==> run G <==
Design ram_tester, start of the top module:
module ram_tester
#(
     parameter AXI_ID           = 0
)
(
     input          clk_i
    ,input          rst_i
    ,input          cfg_awvalid_i
    ,input  [31:0]  cfg_awaddr_i
    ,input          cfg_wvalid_i
    ,input  [31:0]  cfg_wdata_i
    ,input  [3:0]   cfg_wstrb_i
    ,input          cfg_bready_i
    ,input          cfg_arvalid_i
    ,input  [31:0]  cfg_araddr_i
    ,input          cfg_rready_i
    ,input          outport_awready_i
    ,input          outport_wready_i
    ,input          outport_bvalid_i
    ,input  [1:0]   outport_bresp_i
    ,input  [3:0]   outport_bid_i
    ,input          outport_arready_i
    ,input          outport_rvalid_i
    ,input  [31:0]  outport_rdata_i
    ,input  [1:0]   outport_rresp_i
    ,input  [3:0]   outport_rid_i
    ,input          outport_rlast_i
    ,output         cfg_awready_o
    ,output         cfg_wready_o
    ,output         cfg_bvalid_o
    ,output [1:0]   cfg_bresp_o
    ,output         cfg_arready_o
    ,output         cfg_rvalid_o
    ,output [31:0]  cfg_rdata_o
    ,output [1:0]   cfg_rresp_o
    ,output         outport_awvalid_o
    ,output [31:0]  outport_awaddr_o
    ,output [3:0]   outport_awid_o
    ,output [7:0]   outport_awlen_o
    ,output [1:0]   outport_awburst_o
    ,output         outport_wvalid_o
    ,output [31:0]  outport_wdata_o
    ,output [3:0]   outport_wstrb_o
    ,output         outport_wlast_o
    ,output         outport_bready_o
    ,output         outport_arvalid_o
    ,output [31:0]  outport_araddr_o
    ,output [3:0]   outport_arid_o
    ,output [7:0]   outport_arlen_o
    ,output [1:0]   outport_arburst_o
    ,output         outport_rready_o
);
clock: 5.74 ns
lec_check: 0
cap_margin: 20
cell_pad_in_sites_global_placement: 0
core_margin: 2
core_utilization: 70
cts_cluster_diameter: 73
min_routing_layer: met1
slew_margin: 10
tns_end_percent: 75
run.sh (not shown) runs the stock make flow with config.mk's settings and CLKGATE_MAP_FILE=.
==> run Z: changes against run G <==
CELL_PAD_IN_SITES_GLOBAL_PLACEMENT = unset   (was 0)
CORE_UTILIZATION = 57   (was 70)
CTS_CLUSTER_DIAMETER = unset   (was 73)
MIN_ROUTING_LAYER = unset   (was met1)
SLEW_MARGIN = 20   (was 10)
TNS_END_PERCENT = unset   (was 75)
==> flow/constraint.sdc (replaced) <==
create_clock -name core_clock -period 5.32 [get_ports {clk_i}]
set_input_delay 1.0640 -clock core_clock [delete_from_list [all_inputs] [get_ports {clk_i}]]
set_output_delay 1.0640 -clock core_clock [all_outputs]
set_load 0.01 [all_outputs]
==> results <==
- Against run G, the clock-buffer cell count of run Z is higher by 21.
- Run Z finished but fails on setup timing. Run G finished but fails on setup timing.
- Flip-flop count is the same in run G and run Z.
- In run Z the non-clock buffer count is higher than in run G, by 38.
- Between run G and run Z, the lower fmax is in run G (gap about 0.53%, measured against run Z).
- Between run Z and run G, the lower combinational power is in run G (gap about 9%, measured against run G).
- In run Z the setup slack is worse than in run G, by 0.39 ns.
- Of run G and run Z, run G has the higher critical path depth (gap 1).
- In run Z the cell count is higher than in run G, by about 4.6%.
- In run Z the sequential power is larger than in run G, by about 6%.
- Synthesized area is the same in run Z and run G.
==> figures <==
|  | run Z | run G |
|---|---|---|
| Status | finished with violations | finished with violations |
| Reasons for failing layout checks | setup timing | setup timing |
| Final Util | 70.5% | 84.7% |
| Largest net degree at the start of global routing | 120 | 127 |
| Die outline width | 292 um | 264 um |
| Critical path data required time | 5.89 ns | 6.26 ns |
| Slack of the worst reg-to-reg path | -0.90 ns | -0.51 ns |
| Power Clock | 7.55 mW | 6.50 mW |
| Effective utilization at floorplan | 57.6% | 70.6% |
| Top achievable clock speed | 161 MHz | 160 MHz |
| Data arrival time of the critical path | 6.78 ns | 6.77 ns |
| First-pass GRT wire length | 211000 um | 209000 um |
| Layout-stage area growth over the synthesis result | 22.3% | 20.0% |
| Normalized max-slew margin | 30.2% | 19.7% |
| Power in sequential cells | 11.6 mW | 10.9 mW |
| Minimum period implied by the final worst setup slack | 6.22 ns | 6.25 ns |
| Reg-to-Reg Start | ram_test_end_addr_q[5] | ram_test_end_addr_q[2] |
| Setup fix buffers added after clock tree synthesis | 14 | 31 |
| Slew of the pin with the lowest slew margin | 1.02 ns | 1.20 ns |
| Total power after layout | 37.1 mW | 33.7 mW |
| Sum of net half-perimeters after detailed placement | 97000 um | 91900 um |
| Clk tree area frac | 6.19% | 5.71% |
No activity file was given, so power comes from the tool's default toggle rates.
